## cordic_2taylor
module cordic_2taylor (
input clk,
input reset,
input signed [15:0] ang,
input signed [15:0] xin,
input signed [15:0] yin,
output signed [15:0] Xout,
output signed [15:0] Yout);
For scale: ~4600 cells after synthesis, ~180 flip-flops, ~31000 sq um of cells after synthesis.
clock: 9.13 ns
lec_check: 0
abc_area: 1
cap_margin: 30
cell_pad_in_sites_global_placement: 3
core_aspect_ratio: 0.53
core_margin: 7
core_utilization: 42
cts_cluster_diameter: 21
cts_cluster_size: 91
gpl_routability_driven: 1
gpl_timing_driven: 0
max_routing_layer: met4
min_routing_layer: met2
place_density_lb_addon: 0.23
setup_slack_margin: 0.72
slew_margin: 20
tns_end_percent: 50
run.sh (not shown) runs the stock make flow with config.mk's settings and CLKGATE_MAP_FILE=.
The starting point aborted during global placement without I/O with FLW-0024.
Rerun with:
- ABC_AREA: 1 -> unset
- CAP_MARGIN: 30 -> 0
- CELL_PAD_IN_SITES_GLOBAL_PLACEMENT: 3 -> unset
- CORE_ASPECT_RATIO: 0.53 -> unset
- CORE_MARGIN: 7 -> 2
- CORE_UTILIZATION: 42 -> 40
- CTS_CLUSTER_DIAMETER: 21 -> unset
- CTS_CLUSTER_SIZE: 91 -> unset
- GPL_ROUTABILITY_DRIVEN: 1 -> unset
- HOLD_SLACK_MARGIN: unset -> 0.17
- MAX_ROUTING_LAYER: met4 -> unset
- MIN_ROUTING_LAYER: met2 -> unset
- PLACE_DENSITY_LB_ADDON: 0.23 -> unset
- SETUP_SLACK_MARGIN: 0.72 -> unset
- TNS_END_PERCENT: 50 -> unset
- clock period: 9.13 -> 8.67 ns (I/O delays scaled with it)
Result:
- With this change the flow finished with negative setup slack left
- die area barely changes
- synthesized area goes up by a few percent
- synthesized cell count fell by a little under a tenth
Rerun with:
- HOLD_SLACK_MARGIN: 0.17 -> unset
- clock period: 8.67 -> 10.0 ns (I/O delays scaled with it)
Now the flow went through all stages and came out clean.
Register-to-register slack gains 290 ps.
Cell count is lower by 1.6%.
Global-route usage is lower by 0.92 points.
Final area is lower by 5.3%.
Wire length is lower by 4.3%.
Hold slack loses 20 ps.
Rerun with:
- ABC_AREA: unset -> 1
- CAP_MARGIN: 0 -> 25
- CORE_UTILIZATION: 40 -> 22
- CTS_CLUSTER_DIAMETER: unset -> 338
- CTS_CLUSTER_SIZE: unset -> 100
- GPL_TIMING_DRIVEN: 0 -> unset
- HOLD_SLACK_MARGIN: unset -> -0.07
- PLACE_DENSITY: unset -> 0.91
- SETUP_SLACK_MARGIN: unset -> -0.97
- SLEW_MARGIN: 20 -> 0
Effect:
- die size climbs by about 80%
- worst hold slack gets worse by 19 ps
- global-route usage drops by 12 points

Setup of job 2647:
cordic_2taylor again, from the RTL that the note above started with.
==> flow/config.mk <==
export PLATFORM = sky130hd
export DESIGN_NAME = cordic_2taylor
export DESIGN_NICKNAME = cordic_2taylor
export VERILOG_FILES = /design/flow/design.v
export SDC_FILE = /design/flow/constraint.sdc
export NUM_CORES = 4
export LEC_CHECK = 0
export CAP_MARGIN = 20
export CORE_MARGIN = 2
export CORE_UTILIZATION = 66
export SLEW_MARGIN = 20
==> flow/constraint.sdc <==
create_clock -name core_clock -period 8.35 [get_ports {clk}]
set_input_delay 1.6700 -clock core_clock [delete_from_list [all_inputs] [get_ports {clk}]]
set_output_delay 1.6700 -clock core_clock [all_outputs]
set_load 0.01 [all_outputs]
No crash in job 2647: every stage finished, but the layout fails its final checks due to negative setup slack.
Input changes introduced in job 8281 (baseline for comparison: job 2647):
Settings: an added PLACE_DENSITY_LB_ADDON of 0.24; a change of CORE_UTILIZATION from 66 to 71; an added SETUP_SLACK_MARGIN of 2.41.
[summary]
Taking job 2647 as the reference, in job 8281 sum of net half-perimeters after detailed placement higher, final weighted congestion in routability-driven placement now sits higher, number of synthesized register bits shows no meaningful change.
Standard cell area after detailed placement was lower in job 2647 than in job 8281.
Compared with job 2647, in job 8281 cell count after placement shrank by 30, die height shrank by 3.5%.
In the summary table, job 8281 is marked failed, with error GRT-0116 raised in 5_1_grt.
Looking at job 2647 and job 8281, the post-synthesis chip area from yosys is a wash.
Going from job 2647 to job 8281, number of cells upsized or downsized after cts increased by 99% relative to the old numbers; core area decreased by 0.0035 mm2 relative to the old numbers; overall chip area decreased by about 7% relative to the old numbers.
[inputs] job 7601 vs job 8281
Settings: PLACE_DENSITY_LB_ADDON no longer set, was 0.24; SETUP_SLACK_MARGIN no longer set, was 2.41; CORE_UTILIZATION now 65, was 71; the clock period (ns, I/O delays scaled along) now 11.7, was 8.35.
==> comparison <==
No stage failed in job 7601, and the final checks on the layout all came back clean. Against job 8281, final RePlAce weighted congestion in job 7601 fell by a little under 10%. Against job 8281, pre-CTS setup slack in job 7601 came out better. Job 7601 -> job 8281: boundary pin count delta 0, exact match. Full die area: job 7601 > job 8281. In terms of area reported by Yosys stat, job 7601 and job 8281 differ only marginally.
diff inputs: job 7601 => job 3949
Settings: CORE_UTILIZATION changed from 65 to 40; the clock period (ns, I/O delays scaled along) changed from 11.7 to 9.78.
==> results <==
After synthesis and placement, the instance count of job 3949 is above that of job 7601. Going from job 7601 to job 3949, critical path depth now smaller; total via count after detailed routing grew by about 4%. Job 3949 vs job 7601 on final clock period utilization by the worst path: job 3949 is the higher one. Job 3949 vs. job 7601: final setup slack of the worst path now sits lower.
Inputs modified between job 3949 and job 3003:
Settings: changing CORE_UTILIZATION from 40 to 64; setting SETUP_SLACK_MARGIN to -0.71 for the first time; changing the clock period (ns, I/O delays scaled along) from 9.78 to 7.15.
- For the post-route fraction of the period consumed by the critical path, job 3003 came in 24 points higher than job 3949 did.
- Taking job 3949 as the reference, in job 3003 final-stage net count rose 3.3%, met2 routed wirelength +12%, footprint of the multi-input gates rose by 0.0011 mm2.
- The number of diodes of job 3003 is higher than that of job 3949.
- Although it ran to completion, job 3003 produced a layout that fails the final checks because of negative setup slack.
- Die height shrinks by more than 10% when moving from job 3949 to job 3003.
The inputs of job 4734 differ from those of job 3003 as listed below.
Settings: CORE_UTILIZATION: 64 -> 66; SETUP_SLACK_MARGIN: -0.71 -> unset; the clock period (ns, I/O delays scaled along): 7.15 -> 8.24.
Results
The flow for job 4734 finished, though final verification flagged negative setup slack.
Higher number of tap cells added at floorplan was reported by job 3003, not job 4734.
Summary of job 4734 over job 3003: routed wire length went up about 10%; area overhead of the layout relative to synthesis went down 0.70 points.
Job 4734 vs job 3003 — first-pass GRT wire length dropped about 1.4%.
Against job 3003, job 4734 reports a worst-path maximum fanout that is higher.
In job 4734 relative to job 3003, average wire per standard cell had gone up by more than 10%.
Between job 4734 and job 3003, it is job 4734 whose worst hold margin is higher, by 0.025 ns.

## willow
The RTL this note starts from:
==> flow/design.v <==
module sin_h(
    input signed [15:0] r_in,
    output signed [15:0] r_out
    );
     wire signed [15:0] a,b,c,d;
     assign a = r_in + (r_in >>> 2);
     assign b = (a >>> 4)+(r_in >>> 6);
     assign c = b+a; 
     assign d = (c >>> 5)+(r_in);
     assign r_out = d >>>1;     
endmodule
module cos_h(
    input signed [15:0] r,
    output signed [15:0] r_o
    );
    wire signed [15:0] a,b,c,d;
  assign a = r + (r >>> 2);
  assign b = r + (a >>> 2);
  assign c = b >>> 9;
  assign d = r + (r >>> 3);
  assign r_o = c+d;
endmodule
module sinh_23(
    input signed [15:0] rin,
    input S,
    output signed [15:0] rout
    );
     wire signed [15:0] a,b,c,d,e;
     assign a = (rin >>> 4)+ rin;
     assign b = rin + (rin >>> 9);
     assign c = b + (a >>> 7);
     assign d = c >>> 2;
     assign e = b >>> 3;
     assign rout = S? d:e;
endmodule
module cosh_23(
    input signed [15:0] ri,
    input sel,
    output signed [15:0] ro
    );
    wire signed [15:0] a,b,c,d;
    assign a = ri >>>7;
    assign b = (ri >>> 8)+ ri;
    assign c = b >>> 5;
    assign d = sel? c:b;
    assign ro = d + ri;
endmodule
module sinh_45(
    input signed [15:0] rin,
    input s,
    output signed [15:0] rout    
    );
    wire signed [15:0] a,b,c;
    assign a = rin >>> 4;
    assign b = rin >>> 5;
    assign c = s? a:b;
    assign rout = c;
endmodule
module cosh_45(
    input signed [15:0] rin,
    input s,
    output signed [15:0] rout    
    );
    wire signed [15:0] a,b,c;
    assign a = rin >>> 11;
    assign b = rin >>> 9;
    assign c = s? b:a;
    assign rout = rin + c;
endmodule
module stage_1(
    input signed [15:0] x_in,
    input signed [15:0] y_in,
    input signed [15:0] ang_in,
    input clk,
    input reset,
    output reg signed [15:0] x_out,
    output reg signed [15:0] y_out,
    output reg signed [15:0] ang_out
    );
    wire signed [15:0] p,q,u,v,abs_theta;
    assign abs_theta = ang_in[15] ? (~ang_in + 1'b1) : ang_in;
    reg signed [15:0] r,s,w,x,z,k; 
    sin_h S1(.r_in(y_in), .r_out(q));
    sin_h S2(.r_in(x_in), .r_out(u));
    cos_h C1(.r(x_in), .r_o(p));
    cos_h C2(.r(y_in), .r_o(v));
    always @(posedge clk, posedge reset)
    begin
    if(reset)
      begin
      x_out <= 16'b0000000000000000;
      y_out <= 16'b0000000000000000;
      ang_out <= 16'b0000000000000000;
      end
    else
    begin
      if (abs_theta <= 16'b0001000000000000)
         begin
         x_out <= x_in;
         y_out <= y_in;
         ang_out <= ang_in;
         end
      else 
         begin
         case(ang_in[15])
         1'b0: begin 
              x_out <= p+q; 
              y_out <= u+v; 
              ang_out <= ang_in - 16'b0010000000000000; 
              end
         1'b1: begin 
              x_out <= p-q; 
              y_out <= v-u; 
              ang_out <= ang_in + 16'b0010000000000000; 
              end
          endcase
         end
  end
end
endmodule
module stage_23(
    input signed [15:0] x_pr,
    input signed [15:0] y_pr,
    input signed [15:0] ang_pr,
    input clk,
    input reset,
    output reg signed [15:0] sx2_op,
    output reg signed [15:0] sy2_op,
    output reg signed [15:0] sa2_op
    );
  wire signed [15:0] abs_theta,o1,o2,o3,o4,w1,w2,w3,w4;
  assign abs_theta = ang_pr[15] ? (~ang_pr + 1'b1) : ang_pr;
  wire sel23;
  assign sel23 = (abs_theta > 16'b0000110000000000)?1'b1:1'b0;
  sinh_23 S1(.rin(x_pr),.S(sel23),.rout(o1));
  sinh_23 S2(.rin(y_pr),.S(sel23),.rout(o2));
  cosh_23 C1(.ri(x_pr),.sel(sel23),.ro(o3));
  cosh_23 C2(.ri(y_pr),.sel(sel23),.ro(o4)); 
always @(posedge clk, posedge reset)
begin
  if(reset)
      begin
      sx2_op <= 16'b0000000000000000;
      sy2_op<= 16'b0000000000000000;
      sa2_op <= 16'b0000000000000000;
      end
  else 
     begin
     if (abs_theta > 16'b0000110000000000 | abs_theta <= 16'b0000010000000000)
      begin
      sx2_op <= x_pr;
      sy2_op <= y_pr;
      sa2_op <= ang_pr;
      end
  else
      begin
         if(ang_pr[15])
          begin
          sx2_op <= o3 - o2;
          sy2_op <= o4 - o1;
          sa2_op <= sel23? (ang_pr + 16'b0001000000000000) : (ang_pr + 16'b0000100000000000);
          end
         else
          begin
          sx2_op <= o3 + o2;
          sy2_op <= o4 + o1;
          sa2_op <= sel23? (ang_pr - 16'b0001000000000000) : (ang_pr - 16'b0000100000000000);
          end
      end 
    end
end
endmodule  
module stage_45(
    input signed [15:0] sx2_op,
    input signed [15:0] sy2_op,
    input signed [15:0] sa2_op,
    input clk,
    input reset,
    output reg signed [15:0] x_nxt,
    output reg signed [15:0] y_nxt,
    output reg signed [15:0] ang_nxt
    );
    wire signed [15:0] o5,o6,o7,o8,w5,w6,w7,w8,abs_theta2;
    wire sel45;
    assign abs_theta2 = sa2_op[15] ? (~sa2_op + 1'b1) : sa2_op;
    assign sel45 = (abs_theta2 > 16'b0000001100000000)? 1'b1:1'b0;
sinh_45 S3(.rin(sx2_op),.s(sel45),.rout(o5));
sinh_45 S4(.rin(sy2_op),.s(sel45),.rout(o6));
cosh_45 C3(.rin(sx2_op),.s(sel45),.rout(o7));
cosh_45 C4(.rin(sy2_op),.s(sel45),.rout(o8));
always @(posedge clk, posedge reset)
begin
   if(reset)
      begin
      x_nxt <= 16'b0000000000000000;
      y_nxt <= 16'b0000000000000000;
      ang_nxt <= 16'b0000000000000000;
      end
   else
      begin
         if(abs_theta2 <= 16'b0000000100000000)
             begin
             x_nxt <= sx2_op;
             y_nxt <= sy2_op;
             ang_nxt <= sa2_op;
             end 
         else
             begin
             if(sa2_op[15])
                begin
                x_nxt <= o7 - o5;
                y_nxt <= o8 - o6;
                ang_nxt <= sel45? (sa2_op + 16'b0000010000000000) : (sa2_op + 16'b0000001000000000);
                end
             else
                begin
                x_nxt <= o7 + o5;
                y_nxt <= o8 + o6;
                ang_nxt <= sel45? (sa2_op - 16'b0000010000000000) : (sa2_op - 16'b0000001000000000);
                end
             end
      end
end
endmodule
module last_stage(
    input signed [15:0] x3,
    input signed [15:0] y3,
    input signed [15:0] ang3,
    input clk,
    input reset,
    output reg signed [15:0] xf,
    output reg signed [15:0] yf
    );
    wire signed [15:0] abs_theta,w1,w2,w3,w4,w5,w6;
    assign abs_theta = ang3[15] ? (~ang3 + 1'b1) : ang3;
    wire [3:0] k;
    assign k = abs_theta[15:12] + abs_theta[11];
    assign w1 = y3 >>> 9;
    assign w2 = x3 >>> 9;
    assign w3 = k*w1;
    assign w4 = k*w2;
    always @(posedge clk, posedge reset)
    begin
       if (reset)
         begin
         xf <= 16'b0000000000000000;
         yf <= 16'b0000000000000000;
         end
       else 
          begin
               if (ang3[15])
                 begin
                 xf <= x3 + w3;
                 yf <= y3 + w4;
                 end
               else 
                 begin
                 xf <= x3 - w3;
                 yf <= y3 - w4;
                 end
          end
    end
endmodule
`timescale 1ns / 100ps
module cordic_2taylor (
input clk,
input reset,
input signed [15:0] ang,
input signed [15:0] xin,
input signed [15:0] yin,
output signed [15:0] Xout,
output signed [15:0] Yout);
wire signed [15:0] x1, y1, theta1;           
wire signed [15:0] x2, y2, theta2;           
wire signed [15:0] x3, y3, theta3;           
    stage_1 S1(xin,yin,ang,clk,reset,x1,y1,theta1);
    stage_23 S2(x1,y1,theta1,clk,reset,x2,y2,theta2);
    stage_45 S3(x2,y2,theta2,clk,reset,x3,y3,theta3);
    last_stage S4(x3,y3,theta3,clk,reset,Xout,Yout);
endmodule
export LEC_CHECK = 0
export ABC_AREA = 1
export CAP_MARGIN = 20
export CORE_MARGIN = 2
export CORE_UTILIZATION = 70
export CTS_CLUSTER_DIAMETER = 328
export CTS_CLUSTER_SIZE = 15
export PLACE_DENSITY = 0.42
export SETUP_SLACK_MARGIN = -0.61
export SLEW_MARGIN = 20
export TNS_END_PERCENT = 45
create_clock -name core_clock -period 10.0 [get_ports {clk}]
willow: no failed stages, no open violations at the end
What juniper does differently from willow at the input level:
- CORE_UTILIZATION: 70 -> 68
- ABC_AREA: 1 -> unset
- CTS_CLUSTER_SIZE: 15 -> unset
- PLACE_DENSITY: 0.42 -> unset
- CTS_CLUSTER_DIAMETER: 328 -> unset
- TNS_END_PERCENT: 45 -> unset
- SETUP_SLACK_MARGIN: -0.61 -> unset
- the clock period (ns, I/O delays scaled along): 10.0 -> 7.82
Results
Measured against juniper, the wire length of the first global-routing pass of willow comes out at 0.79 times the reference value.
Side by side, overall routing resource usage turned out higher in juniper than in willow.
juniper vs. willow: die height went up by 5.9 um.
The flow for juniper finished, though final verification flagged negative setup slack.
Re accumulated negative setup slack: juniper and willow aren't equal, and the lower value belongs to juniper.
--- input diff juniper..umber ---
- putting SETUP_SLACK_MARGIN at -0.71 where nothing was set
- swapping 68 for 72 in CORE_UTILIZATION
- putting PLACE_DENSITY at 0.65 where nothing was set
- swapping 7.82 for 7.15 in the clock period (ns, I/O delays scaled along)
==> comparison <==
- [umber] initial core utilization rose 4.0 points relative to juniper
- umber: aborted in global routing (5_1_grt) (tool error)
- Going from juniper to umber, async set-reset flop share out of synthesis about even, detailed placer's ending HPWL went up 3.5%, final RePlAce weighted congestion picked up an extra about 1%, unique cell type count in the Yosys netlist has remained practically unchanged, synthesized cell count shows no meaningful change.
- | post-cts repair resize count | umber vs juniper | 5.7% lower |
- Height of the die, umber vs juniper: down by a few percent
- umber against juniper; cell row count is down by a few percent.
Edits applied to the flow inputs when going from umber to sierra:
- PLACE_DENSITY now 0.67, was 0.65
- SETUP_SLACK_MARGIN now -0.49, was -0.71
- the clock period (ns, I/O delays scaled along) now 8.35, was 7.15
## What came out
The flow ran to completion for all of umber and sierra but umber, which stopped partway. Status(umber) = ERROR, stage = global routing (5_1_grt). Compared with umber, in sierra number of post-CTS setup repair buffers went down 47, compound-gate portion of the synthesized area held, number of gates resized after cts went down 153, detailed placement HPWL went down 5.1%. Standard cell area after detailed placement: higher on umber. From sierra to umber, xor/xnor cell area share of the yosys netlist did not move at all. Sort sierra and umber by weighted congestion reported at the end of routability-driven placement asc -> top: umber. Setup slack after placement: sierra vs umber up 0.88 ns.
Setup changes, sierra to indigo
- CTS_CLUSTER_SIZE newly set to 98
- PLACE_DENSITY removed (was 0.67)
- ABC_AREA newly set to 1
- SETUP_SLACK_MARGIN changed from -0.49 to 0.85
- TNS_END_PERCENT newly set to 5
- the clock period (ns, I/O delays scaled along) changed from 8.35 to 5.13
Results
Among sierra and indigo, the run that stopped before the end is indigo, and it is the only one.
Final checks on sierra, whose flow otherwise completed, came back failing, citing negative setup slack.
Tool error DPL-0033 stopped indigo during clock tree synthesis (4_1_cts); no final results.
Pre-CTS setup slack, sierra and indigo: smaller value in indigo
[indigo] aoi/oai-family share of the synthesized area fell 7.8 points relative to sierra
Between sierra and indigo, the flow reports cell area after technology mapping decreasing by a few percent.
Average size of a mapped cell is lower on indigo
indigo vs sierra — placed instance count climbed by more than 10%
Post-detailed-placement cell area: indigo > sierra
On starting density of the core, sierra and indigo are neck and neck.
The synthesized instance count in indigo is 1.10 times that in sierra.
Core region area ends up lower on indigo.
What pepper does differently from indigo at the input level:
- setting CORE_ASPECT_RATIO to 0.5 for the first time
- setting CTS_CLUSTER_DIAMETER to 338 for the first time
- changing CTS_CLUSTER_SIZE from 98 to 99
- removing SETUP_SLACK_MARGIN (formerly 0.85)
- setting PLACE_DENSITY to 0.43 for the first time
- changing the clock period (ns, I/O delays scaled along) from 5.13 to 8.23
Results
pepper: it failed with a tool error in global routing (5_1_grt), so there are no final results. From indigo to pepper the numbers moved as follows: standard cell core area increased about 0.7%, routability-driven placement congestion ratio decreased 0.017, worst setup slack before clock tree synthesis increased 2.48 ns. Delta(area of placed instances, pepper - indigo) < 0. Die size delta (pepper -> indigo): insignificant. Per the comparison of pepper with indigo, floorplan row count -22, register area share after synthesis shows no meaningful change.
